==> tundra <==
==> flow/design.v <==
`timescale 1ns/1ps
  module sbox(
    input [63:0] x0, x1, x2, x3, x4,
    output [63:0] sl0, sl1, sl2, sl3, sl4
    );
            assign sl0 = (x4 & x1) ^ x3 ^ (x2 & x1) ^ x2 ^ (x1 & x0) ^ x1 ^ x0;      
            assign sl1 = x4 ^ (x3 & x2) ^ (x3 & x1) ^ x3 ^ x2 ^ x1 ^ x0 ^ (x2 & x1);
            assign sl2 = (x4 & x3) ^ x4 ^ x2 ^ x1 ^ 64'hffffffffffffffff;               
            assign sl3 = (x4 & x0) ^ (x3 & x0) ^ x4 ^ x3 ^ x2 ^x1 ^ x0;                 
            assign sl4 = (x4 & x1) ^ x4 ^ x3 ^ (x1 & x0) ^ x1;                          
        endmodule
`timescale 1ns / 1ps
module linear_sub(
        input [63:0] x0, x1, x2, x3, x4,
    output [63:0] o0, o1, o2, o3, o4
    );
    assign o0 = x0 ^ ((x0 >> 19) | ((x0 & (1<<19)-1) << (64-19))) ^ ((x0 >> 28) | ((x0 & (1<<28)-1) << (64-28)));
    assign o1 = x1 ^ ((x1 >> 61) | ((x1 & (1<<61)-1) << (64-61))) ^ ((x1 >> 39) | ((x1 & (1<<39)-1) << (64-39)));
    assign o2 = x2 ^ ((x2 >> 1)  | ((x2 & (1<<1)-1) << (64-1)))   ^ ((x2 >> 6)  | ((x2 & (1<<6)-1)  << (64-6)));
    assign o3 = x3 ^ ((x3 >> 10) | ((x3 & (1<<10)-1) << (64-10))) ^ ((x3 >> 17) | ((x3 & (1<<17)-1) << (64-17)));
    assign o4 = x4 ^ ((x4 >> 7)  | ((x4 & (1<<7)-1) << (64-7)))   ^ ((x4 >> 41) | ((x4 & (1<<41)-1) << (64-41)));
endmodule
module RND_Const(
    input  [63:0] x2_in,
    input  [3:0]  rnd,
    input [3:0] rnds,
    output [63:0] x2_out
);
reg [63:0] out_buf;
reg [7:0] rc;
assign x2_out = out_buf;
always @(*) begin
    if(rnds==6)
        rc = 8'h96 - rnd*8'h0F;
    else if(rnds==8)
        rc = 8'hB4 - rnd*8'h0F;
    else
        rc = 8'hF0 - rnd*8'h0F;
    out_buf = x2_in ^ {56'd0, rc};
end
endmodule
`timescale 1ns / 1ps
module Perm(
    input clk,
    input [319:0] S,
    input start,
    input [3:0]rnd_type,
    output reg finish,
    output reg [319:0] S_out
    );
    wire [63:0] x0,x1,x2,x3,x4;
    reg [63:0] x0_t,x1_t,x2_t,x3_t,x4_t;
    reg [3:0] rnd_total,rnd_no;
    always@(posedge clk)begin
    if(start==1)begin
    {x0_t,x1_t,x2_t,x3_t,x4_t}<=S;
    rnd_total<=rnd_type;
    rnd_no<=0;
    finish<=0;
    end
    else if(start!=1 && rnd_no<rnd_total) begin
    x0_t <= x0;
    x1_t <= x1;
    x2_t <= x2;
    x3_t <= x3;
    x4_t <= x4;
    rnd_no<=rnd_no+1;
    end
    else if(rnd_no==rnd_total)begin
    finish<=1;
    S_out<={x0_t,x1_t,x2_t,x3_t,x4_t};
    end
    end
    wire [63:0]a1;
    RND_Const  L1(.rnds(rnd_total),.x2_in(x2_t),.rnd(rnd_no),.x2_out(a1));
    wire [63:0] b0,b1,b2,b3,b4;
    sbox L2(.x0(x0_t),.x1(x1_t),.x2(a1),.x3(x3_t),.x4(x4_t),
            .sl0(b0),.sl1(b1),.sl2(b2),.sl3(b3),.sl4(b4));
    linear_sub L3(.x0(b0),.x1(b1),.x2(b2),.x3(b3),.x4(b4),
            .o0(x0),.o1(x1),.o2(x2),.o3(x3),.o4(x4));
 endmodule           
`timescale 1ns / 1ps
module initialization(
    input [127:0]key,
    input [127:0]nonce,
    input clk,
    input rst,
    input start,
    output reg finish,
    output reg [319:0] state
 );
   reg [319:0]S;
   wire[319:0] perm_out;
   reg [2:0]layer;
   reg perm_start;
   wire perm_done;
   localparam [63:0] IV= 64'h00001000808c0001;
   localparam [3:0] rnd= 4'd12;
   localparam Idle=2'd0;
   localparam Permu=2'd1;
   localparam key_xor =2'd2;
   localparam done =2'd3;
   always@(posedge clk)begin
   if(rst) begin
   layer<= Idle;
   perm_start<=0;
   finish<=0;
   end
   else begin
   case(layer)
       Idle: begin
       if(start) begin
       finish<=0;
       S<={IV,key,nonce};
       perm_start <=1'b1;
       layer<=Permu;
       end
       end
       Permu: begin
       perm_start<=0;
       if(perm_done && !perm_start)begin
       layer<=key_xor;
       S<=perm_out;
       end
       end
       key_xor:begin
       S<=S^{192'b0,key};
       layer<=done;
       end
       done: begin
       state<=S;
       finish<=1;
       layer<=Idle;
       end
       endcase
       end
       end
       Perm P(.clk(clk),.S(S),.start(perm_start),.rnd_type(rnd),.finish(perm_done),.S_out(perm_out));
endmodule
==> flow/run.sh <==
#!/bin/bash
# the make line also repeats each setting of config.mk as NAME=value (left out here)
make -C /OpenROAD-flow-scripts/flow DESIGN_CONFIG=/design/flow/config.mk WORK_HOME=/design/flow/orfs CLKGATE_MAP_FILE= finish
==> flow/config.mk <==
export PLATFORM = sky130hd
export DESIGN_NAME = initialization
export DESIGN_NICKNAME = initialization
export VERILOG_FILES = /design/flow/design.v
export SDC_FILE = /design/flow/constraint.sdc
export NUM_CORES = 4
export LEC_CHECK = 0
export ABC_AREA = 1
export CAP_MARGIN = 20
export CORE_MARGIN = 2
export CORE_UTILIZATION = 68
export SLEW_MARGIN = 20
==> flow/constraint.sdc <==
create_clock -name core_clock -period 2.26 [get_ports {clk}]
set_input_delay 0.4520 -clock core_clock [delete_from_list [all_inputs] [get_ports {clk}]]
set_output_delay 0.4520 -clock core_clock [all_outputs]
set_load 0.01 [all_outputs]
==> ember: changes against tundra <==
Settings changed: ABC_AREA 1 to not set, CORE_UTILIZATION 68 to 70, CTS_CLUSTER_DIAMETER set to 356, CTS_CLUSTER_SIZE set to 20, SETUP_SLACK_MARGIN set to 0.87, TNS_END_PERCENT set to 70.
==> flow/constraint.sdc (replaced) <==
create_clock -name core_clock -period 3.23 [get_ports {clk}]
set_input_delay 0.6460 -clock core_clock [delete_from_list [all_inputs] [get_ports {clk}]]
set_output_delay 0.6460 -clock core_clock [all_outputs]
set_load 0.01 [all_outputs]
==> harbor: changes against tundra <==
Settings changed: ABC_AREA 1 to not set, CTS_CLUSTER_SIZE set to 24, SETUP_SLACK_MARGIN set to -0.26.
==> flow/constraint.sdc (replaced) <==
create_clock -name core_clock -period 3.35 [get_ports {clk}]
set_input_delay 0.6700 -clock core_clock [delete_from_list [all_inputs] [get_ports {clk}]]
set_output_delay 0.6700 -clock core_clock [all_outputs]
set_load 0.01 [all_outputs]
==> comparison table <==
quantity	harbor	tundra	ember
Crit path largest cell delay	0.58 ns	-	0.48 ns
Iteration-0 DRC Markers	8571	-	8686
Result of the run	failed layout checks	did not finish	failed layout checks
Stage where the flow stopped	-	global routing (5_1_grt)	-
Layout check failures	setup timing	-	setup timing
Hold Crit Start	S[267]	-	S[269]
Final non-filler cell area	0.0752 sq mm	-	0.0760 sq mm
Buffer count excluding the clock tree in the final layout	871	-	970
Capture point of the worst path	P.x1_t[6]	-	P.x2_t[63]
CTS HTree Levels	4	4	3
Number of standard cells in the final layout excluding fillers	6590	-	6530
Post-CTS Repair Setup Buffers	0	131	26
Post-Synthesis Net Count	4720	6106	4720
Final WS setup	-0.187 ns	-	-0.229 ns
Area share of fa/ha/maj cells after synthesis	0.00471	0.00457	0.00471
Total number of cells along the worst setup path	13	-	13
Multi-input comb cells	2991	-	2991
Final worst-path cycle share	1.06	-	1.07
Hold/Removal Path Class	reg -> reg	-	reg -> reg
Worst Setup SP	P.rnd_no[2]	-	P.rnd_no[0]
